## red
// GameModeEazy
module GameModeEazy(
input wire clk,
input wire rst,
input wire load,
input wire [63:0] load_board,
input wire [3:0]btn,
input wire [3:0]mode,
output wire [63:0] num,
output wire [15:0] judge
    );
Size in the first run: roughly 69 flip-flops, roughly 160 I/O pins.
make LEC_CHECK=0 CAP_MARGIN=20 CORE_MARGIN=2 CORE_UTILIZATION=64 CTS_CLUSTER_DIAMETER=255 CTS_CLUSTER_SIZE=98 GPL_ROUTABILITY_DRIVEN=1 PLACE_DENSITY=0.35 SLEW_MARGIN=20 finish   # period 21.7 ns
run.sh (not shown) runs the stock make flow with config.mk's settings and CLKGATE_MAP_FILE=.
For red, the flow was terminated by a tool error in clock tree synthesis and produced no final design.
Inputs modified between red and blue:
Settings: clearing PLACE_DENSITY, which used to be 0.35; clearing CTS_CLUSTER_SIZE, which used to be 98; clearing CTS_CLUSTER_DIAMETER, which used to be 255; swapping 64 for 45 in CORE_UTILIZATION; swapping 21.7 for 22.0 in the clock period (ns, I/O delays scaled along).
==> results <==
To summarise blue: no stage aborted, but the layout did not pass its checks, failing on setup timing. Floorplan die area was higher in blue than in red. Summed standard-cell area reported by yosys: blue vs red, no meaningful difference. In blue, the placed wire-length estimate came out 6.7% below the value in red. Compared to red, blue has placeable core region 41% higher. Comparing blue and red, placed cell area is lower on red.
Edits applied to the flow inputs when going from blue to green:
Settings: ABC_AREA now 1, previously not set; CORE_UTILIZATION now 50, was 45; TNS_END_PERCENT now 15, previously not set; the clock period (ns, I/O delays scaled along) now 16.5, was 22.0.
==> results <==
green vs blue — final instance count without filler cells dropped by a little under 10%. The higher overall routing resource usage came out of blue. Latest clock arrival within the worst-skew pair of blue is on par with green. green against blue: iteration-0 DRC count of the detailed router fell by 47%; period utilization increased 8.2 points. Summary: via count, green better than blue. [flow] green | stages: complete | final checks: fail | reason: setup timing. The clock period minus final worst setup slack in green was lower than what blue gave.
For orange, these inputs were changed with respect to green:
Settings: swapping 50 for 28 in CORE_UTILIZATION; clearing ABC_AREA, which used to be 1; clearing TNS_END_PERCENT, which used to be 15; swapping 16.5 for 33.1 in the clock period (ns, I/O delays scaled along).
==> comparison <==
orange: full flow OK, the timing, design-rule and antenna checks passed. Diff green -> orange: proportion of final cell area spent on non-clock buffers went down, final hold slack did not really move, number of placement rows went up, worst slack after detailed placement went up. Post-CTS repair timing setup buffer count: orange vs green down 42. [compare] base=green new=orange: placed cell count decreased by 11% relative to the old numbers; final critical-path share of the clock period went down; final non-filler cell total went down by about 12%. The fmax in orange sits 0.019 GHz below the value recorded for green.


GameModeEazy again, from the RTL that the note above started with.
clock: 13.4 ns
lec_check: 0
cap_margin: 0
core_margin: 2
core_utilization: 72
cts_cluster_size: 90
gpl_routability_driven: 1
place_density_lb_addon: 0.22
setup_slack_margin: 2.54
slew_margin: 20
The first run ended with an error in detailed placement (3_5_place_dp) on DPL-0038.
Next try:
--- a/flow/config.mk
+++ b/flow/config.mk
@@ -8 +8 @@
-export CAP_MARGIN = 0
+export CAP_MARGIN = 20
@@ -11 +10,0 @@
-export CTS_CLUSTER_SIZE = 90
@@ -14 +12,0 @@
-export SETUP_SLACK_MARGIN = 2.54
Result:
- The new run died in detailed placement (3_5_place_dp) (DPL-0038)
- synthesized area stays the same
- synthesized cell count does not change
- die size does not change


Starting RTL as in the previous note.
Settings: LEC_CHECK=0, ABC_AREA=0, CAP_MARGIN=20, CELL_PAD_IN_SITES_GLOBAL_PLACEMENT=3, CORE_MARGIN=2, CORE_UTILIZATION=41, CTS_CLUSTER_DIAMETER=45, CTS_CLUSTER_SIZE=70, GPL_ROUTABILITY_DRIVEN=0, HOLD_SLACK_MARGIN=-0.01, SETUP_SLACK_MARGIN=5.0, SLEW_MARGIN=20; clock period 48.8 ns.
The first run finished clean.
Edit:
Settings changed: ABC_AREA 0 to not set, CELL_PAD_IN_SITES_GLOBAL_PLACEMENT 3 to not set, CTS_CLUSTER_DIAMETER 45 to not set, CTS_CLUSTER_SIZE 70 to not set, GPL_ROUTABILITY_DRIVEN 0 to 1, HOLD_SLACK_MARGIN -0.01 to not set, SETUP_SLACK_MARGIN 5.0 to not set.
Clock period 48.8 ns to 27.6 ns, I/O delays scaled along.
What happened: The new run went through all stages and came out clean; via count climbs by 3.4%; critical path depth grows by 1; area after synthesis is unchanged; clock-buffer cell count does not change; worst setup slack is worse by 12 ns; cell area rises by 7.3%.
Edit:
Settings changed: CORE_UTILIZATION 41 to 50.
Clock period 27.6 ns to 24.2 ns, I/O delays scaled along.
With this change the flow finished but failed the layout checks on setup timing.
Routed wire length goes down by 2.9%.
Cell count went up by 10%.
Worst setup slack is worse by 1.0 ns.
Non-clock buffer count grows by 1101.
Utilization rose by 22 points.
Synthesized area does not change.
Worst hold slack improved by 0.014 ns.
Via count goes up by 9.2%.
Count of clock-buffer cells in the layout rose by 2.
Edit:
Settings changed: CORE_UTILIZATION 50 to 72, CTS_CLUSTER_DIAMETER set to 133, CTS_CLUSTER_SIZE set to 24, GPL_ROUTABILITY_DRIVEN 1 to not set, SETUP_SLACK_MARGIN set to 3.32.
This time the run never finished: it broke off in global routing (5_1_grt), error GRT-0116.
Synthesized area stays the same.
Die area decreases by a quarter to a third.
Synthesized cell count does not change.
Edit:
Settings changed: CORE_UTILIZATION 72 to 59, CTS_CLUSTER_DIAMETER 133 to not set, CTS_CLUSTER_SIZE 24 to not set, SETUP_SLACK_MARGIN 3.32 to not set.
Clock period 24.2 ns to 21.9 ns, I/O delays scaled along.
=>
- The new run never finished: it broke off in global routing (5_1_grt)
- synthesized area stays the same
- die area increases by about a fifth
- synthesized cell count does not change
Edit:
Settings changed: CORE_UTILIZATION 59 to 30, GPL_ROUTABILITY_DRIVEN set to 1.
Clock period 21.9 ns to 28.0 ns, I/O delays scaled along.
What happened: The changed run passed the timing, design-rule and antenna checks; die area increases by about 100%; area after synthesis stays the same; synthesized cell count is unchanged.
